## run A
==> flow/design.v (excerpt) <==
module complex_multiplier
    #(parameter integer     OPERAND_WIDTH_A = 16,  
      parameter integer     OPERAND_WIDTH_B = 16,  
      parameter integer     OPERAND_WIDTH_OUT = 32,   
      parameter integer     STAGES = 6,   
      parameter             BLOCKING = 0,
      parameter             ROUND_MODE = 0,
      parameter integer     GROWTH_BITS = 0,   
      parameter             BYTE_ALIGNED = 1,
      localparam            EFF_PORT_WIDTH_A = BYTE_ALIGNED ? ((OPERAND_WIDTH_A*2+15)/16)*16 : OPERAND_WIDTH_A * 2,
      localparam            EFF_PORT_WIDTH_B = BYTE_ALIGNED ? ((OPERAND_WIDTH_B*2+15)/16)*16 : OPERAND_WIDTH_B * 2,
      localparam            EFF_PORT_WIDTH_OUT = BYTE_ALIGNED ? ((OPERAND_WIDTH_OUT*2+15)/16)*16 : OPERAND_WIDTH_OUT * 2
    )
    (   
        input                                           aclk,
        input                                           aresetn,
		input                                           rounding_cy,
        input               [EFF_PORT_WIDTH_A - 1 : 0]    s_axis_a_tdata,
        output reg                                      s_axis_a_tready,
        input                                           s_axis_a_tvalid,
        input               [EFF_PORT_WIDTH_B - 1 : 0]    s_axis_b_tdata,
        output reg                                      s_axis_b_tready,
        input                                           s_axis_b_tvalid,
        output reg  		[EFF_PORT_WIDTH_OUT - 1 : 0]  m_axis_dout_tdata,
        output reg                                      m_axis_dout_tvalid,
        input                                           m_axis_dout_tready
        );
Size: ~4,800 cells after synthesis, about 580 flip-flops, about 53,000 um2 of cells after synthesis.
Settings: LEC_CHECK=0, ABC_AREA=0, CAP_MARGIN=20, CELL_PAD_IN_SITES_DETAIL_PLACEMENT=2, CORE_MARGIN=2, CORE_UTILIZATION=40, GPL_ROUTABILITY_DRIVEN=0, MAX_ROUTING_LAYER=met4, SLEW_MARGIN=20; clock period 8.0 ns.
run.sh (not shown) runs the stock make flow with config.mk's settings and CLKGATE_MAP_FILE=.
Run A completed every stage of the flow, and the final layout passed the timing, DRC and antenna checks.
The following lists how run B was set up differently from run A:
Settings: GPL_ROUTABILITY_DRIVEN removed (was 0); ABC_AREA removed (was 0); CELL_PAD_IN_SITES_DETAIL_PLACEMENT removed (was 2); MAX_ROUTING_LAYER removed (was met4); the clock period (ns, I/O delays scaled along) changed from 8.0 to 7.26.
Notes after the runs:
Number of cells on the worst reg-to-reg path for run B: about 5% up relative to run A
Run B -> run A: share of synthesized cell area in full adder, half adder and majority cells delta 0, exact match
Global-route wire length before repair (run A / run B): 1.5
| core utilization | run B vs run A | 0.33 points higher |
On non-filler instance count after layout: between run B and run A, it ends up lower for run A.
Taking run A as the reference, in run B hold slack fell by 13 ps, clock edge transition at the registers on the reported setup and hold paths stayed essentially flat, count of multi-input combinational gates stayed essentially flat, area overhead of the layout relative to synthesis rose by 0.83 points, clock network area share rose by 0.22 points.
[inputs] run C vs run B
Settings: CORE_UTILIZATION: 40 -> 72; PLACE_DENSITY_LB_ADDON: unset -> 0.21; the clock period (ns, I/O delays scaled along): 7.26 -> 5.88.
Findings:
To summarise run C: no stage aborted, but the layout did not pass its checks, failing on negative setup slack.
Via count delta for run C relative to run B: 15% higher
The final wirelength of run C exceeds that of run B by 14%.
From run B to run C the numbers moved as follows: multi-input gate share of total cell area went down by 0.79 points.
Comparing run C and run B, clock skew is higher on run C.
Diff run B..run C | synthesized netlist cell count | unchanged
Utilization | run C above run B

---

Setup of build 89:
complex_multiplier again, from the RTL that the note above started with.
make LEC_CHECK=0 CAP_MARGIN=20 CORE_MARGIN=2 CORE_UTILIZATION=40 SLEW_MARGIN=20 finish   # period 7.11 ns
## Diff of input files: build 60 against build 89
# build 89
export LEC_CHECK = 0
export CAP_MARGIN = 20
export CORE_MARGIN = 2
export CORE_UTILIZATION = 40
export SLEW_MARGIN = 20
create_clock -name core_clock -period 7.11 [get_ports {aclk}]
# build 60
export LEC_CHECK = 0
export CAP_MARGIN = 20
export CORE_MARGIN = 2
export CORE_UTILIZATION = 66
export SLEW_MARGIN = 20
create_clock -name core_clock -period 7.26 [get_ports {aclk}]
Notes after the runs:
- On wire length of the first global-routing pass: build 60 sits below build 89.
- From build 89 to build 60 the numbers moved as follows: sequential share of layout area went up; number of synthesized register bits barely changed; fmax essentially unchanged; global-route usage saw an increase.
- Build 89 → build 60: vertical die size -22%; final cycle utilization of the critical path -2.0 points; die area -about 40%.
- Against build 89, build 60 comes in 2.9 points lower on area added between synthesis and finish.
### build 60 -> build 1
# build 60
export LEC_CHECK = 0
export CAP_MARGIN = 20
export CORE_MARGIN = 2
export CORE_UTILIZATION = 66
export SLEW_MARGIN = 20
create_clock -name core_clock -period 7.26 [get_ports {aclk}]
# build 1
export LEC_CHECK = 0
export CAP_MARGIN = 20
export CORE_MARGIN = 2
export CORE_UTILIZATION = 30
export SLEW_MARGIN = 20
create_clock -name core_clock -period 9.79 [get_ports {aclk}]
==> comparison <==
As far as number of hold violations in the final report goes, build 1 and build 60 are indistinguishable; the numbers are identical.
Wire length: build 1 > build 60
The wire length of the first global-routing pass in build 1 sits 9.4% above the value recorded for build 60.
From build 60 to build 1 the numbers moved as follows: count of clock-buffer cells in the layout increased 14; die area increased 120%; clock slew seen by the registers of the worst setup and hold paths decreased 20 ps; final critical path time including I/O delays and setup increased 230 ps.
Compared with build 60, in build 1 worst setup slack now sits higher; detailed-route vias per instance fell about 17%; slew of the pin with the lowest slew margin now larger; met1 layer wirelength in the final routing went up by 9.9%.
Input-level comparison between build 66 and build 1:
# build 1
export LEC_CHECK = 0
export CAP_MARGIN = 20
export CORE_MARGIN = 2
export CORE_UTILIZATION = 30
export SLEW_MARGIN = 20
create_clock -name core_clock -period 9.79 [get_ports {aclk}]
# build 66
export LEC_CHECK = 0
export CAP_MARGIN = 20
export CORE_MARGIN = 2
export CORE_UTILIZATION = 58
export SLEW_MARGIN = 20
create_clock -name core_clock -period 4.08 [get_ports {aclk}]
--- outcome ---
- Finished, but not clean: build 66, with negative setup slack.
- Worst hold margin delta (build 1 -> build 66): insignificant
- Number of global-route vias before repair in build 66 is 1496 higher than in build 1
- Diff build 1 -> build 66 | first-pass GRT wire length | up slightly
Relative to build 66, the following input files were edited for build 69:
# build 66
export LEC_CHECK = 0
export CAP_MARGIN = 20
export CORE_MARGIN = 2
export CORE_UTILIZATION = 58
export SLEW_MARGIN = 20
create_clock -name core_clock -period 4.08 [get_ports {aclk}]
# build 69
export LEC_CHECK = 0
export CAP_MARGIN = 20
export CORE_MARGIN = 2
export CORE_UTILIZATION = 70
export SLEW_MARGIN = 20
create_clock -name core_clock -period 5.52 [get_ports {aclk}]
Routed wire length was lower in the run labelled build 69. The final report for build 66 shows a completed flow and a layout that fails verification, specifically negative setup slack. Build 69 had finished all stages when the layout checks came back failing, citing negative setup slack. Relative to build 66, the worst hold slack of build 69 is lower by 29 ps. First-pass iteration count of the detailed router (lower): build 66. Build 69 ends up with lower first-pass GRT wire length than build 66 does. The combined global-route utilization of all metal layers in build 69 sits 4.3 points above the value recorded for build 66.
#### Input delta (build 63 over build 69)
# build 69
export LEC_CHECK = 0
export CAP_MARGIN = 20
export CORE_MARGIN = 2
export CORE_UTILIZATION = 70
export SLEW_MARGIN = 20
create_clock -name core_clock -period 5.52 [get_ports {aclk}]
# build 63
export LEC_CHECK = 0
export CAP_MARGIN = 20
export CORE_MARGIN = 2
export CORE_UTILIZATION = 72
export PLACE_DENSITY = 0.42
export SLEW_MARGIN = 20
create_clock -name core_clock -period 7.89 [get_ports {aclk}]
[summary]
The flow completed for build 69, but it is not clean: the layout still shows negative setup slack. Build 63 went all the way through synthesis, placement and routing and the layout is clean on timing, DRC and antenna. Compared with build 69, build 63 shows standard cell area after detailed placement lower by 4500 sq um. Build 69 → build 63: data-path buffer share of cell area in the final layout decreased 7.9 points, area of the placeable core dropped 2500 sq um, global-route wire length before repair lost 12000 um, share of final layout cell area taken by clock buffers and inverters now sits higher, clock-buffer cell count saw a decrease. Build 63 against build 69; final routed wirelength across all metal layers is down by more than 10%. Build 63 has via count below what build 69 had. Build 63 vs build 69 — first-iteration DRC count dropped 240.
